==> flow/design.v (excerpt) <==
module DOUBLY_PIPELINE(clk,xi,yi,r,ang,xf,yf);
input signed[15:0] xi,yi;
input clk;
output reg signed [15:0] r,ang;
output reg signed [15:0] xf,yf;
 wire signed [15:0] ri,angi;
 wire  signed [15:0] xfi,yfi;
wire  signed [15:0] g1,g2,g3,g4,g5,g6,g7,g8;
ROTATING x1(clk,xi,yi,g1,g2,g3,g4,g5,g6,g7,g8,xfi,yfi);     
VECTORING x2(clk,xi,yi,g1,g2,g3,g4,g5,g6,g7,g8,ri,angi);  
always @(*)
begin 
xf<=xfi;
yf<=yfi;  
r<=ri;
ang<=angi;
end
endmodule
For scale: about 8,900 cells after synthesis, about 0.074 mm² of cells after synthesis.
clock: 12.1 ns
lec_check: 0
cap_margin: 20
core_margin: 2
core_utilization: 61
slew_margin: 20
run.sh (not shown) runs the stock make flow with config.mk's settings and CLKGATE_MAP_FILE=.
The starting point finished but fails on negative setup slack.
Change:
Settings changed: CORE_ASPECT_RATIO set to 1.62, CORE_UTILIZATION 61 to 72, TNS_END_PERCENT set to 5.
Clock period 12.1 ns to 16.9 ns, I/O delays scaled along.
Now the flow stopped in 5_1_grt.
Synthesized area does not change.
Synthesized cell count is unchanged.
Die area shrinks by 15%.
Change:
Settings changed: ABC_AREA set to 1, CAP_MARGIN 20 to 35, CORE_ASPECT_RATIO 1.62 to not set, CORE_UTILIZATION 72 to 71, CTS_CLUSTER_DIAMETER set to 221, CTS_CLUSTER_SIZE set to 16, GPL_ROUTABILITY_DRIVEN set to 0, GPL_TIMING_DRIVEN set to 1, TNS_END_PERCENT 5 to not set.
Clock period 16.9 ns to 15.0 ns, I/O delays scaled along.
=>
- This time the run finished with negative setup slack left
- synthesized area drops by 2.8%
- die area fell by 1.5%
- synthesized cell count is higher by 11%
Change:
Settings changed: CAP_MARGIN 35 to 15.
Clock period 15.0 ns to 13.0 ns, I/O delays scaled along.
Outcome:
- With this change the flow died in 5_1_grt
- die area stays the same
- synthesized cell count is unchanged
- area after synthesis is unchanged

Setup of oak:
DOUBLY_PIPELINE again, from the RTL that the note above started with.
make LEC_CHECK=0 CAP_MARGIN=20 CORE_MARGIN=2 CORE_UTILIZATION=72 SLEW_MARGIN=20 finish   # period 16.4 ns
oak never completed, since it errored out during global routing.
Input-level comparison between pine and oak:
diff --git a/flow/config.mk b/flow/config.mk
--- a/flow/config.mk
+++ b/flow/config.mk
@@ -10 +10 @@
-export CORE_UTILIZATION = 72
+export CORE_UTILIZATION = 65
==> flow/constraint.sdc <==
create_clock -name core_clock -period 16.9 [get_ports {clk}]
set_input_delay 3.3800 -clock core_clock [delete_from_list [all_inputs] [get_ports {clk}]]
set_output_delay 3.3800 -clock core_clock [all_outputs]
set_load 0.01 [all_outputs]
==> results <==
Status pine: flow complete, layout not clean - negative setup slack. Total placed cells including tap cells, pine vs oak: up slightly. Taking oak as 1.0, pine lands at 1.05 on floorplan die height. The die of pine is larger than the one used in oak. Changes observed in pine relative to oak: placed wire-length estimate decreased by about 5% relative to the old numbers; number of rows created at floorplan increased by about 5% relative to the old numbers; number of setup buffers added after CTS decreased by 73% relative to the old numbers. pine against oak; total clock buffers created by CTS is up by a few percent. oak → pine: area after synthesis roughly the same; post-synth tally of flip-flops with integrated enable was more or less identical.
For birch, these inputs were changed with respect to pine:
diff --git a/flow/config.mk b/flow/config.mk
--- a/flow/config.mk
+++ b/flow/config.mk
@@ -10 +10 @@
-export CORE_UTILIZATION = 65
+export CORE_UTILIZATION = 40
==> flow/constraint.sdc <==
create_clock -name core_clock -period 22.5 [get_ports {clk}]
set_input_delay 4.5000 -clock core_clock [delete_from_list [all_inputs] [get_ports {clk}]]
set_output_delay 4.5000 -clock core_clock [all_outputs]
set_load 0.01 [all_outputs]
### Flow results
Every stage of the flow completed for birch, and the final layout passed the timing, design-rule and antenna checks.
pine -> stages 100% | layout checks FAIL | negative setup slack
In birch, the first-iteration DRC count came out 1,012 below the value in pine.
Compared to pine, birch has final worst-path setup slack 1.52 ns higher.
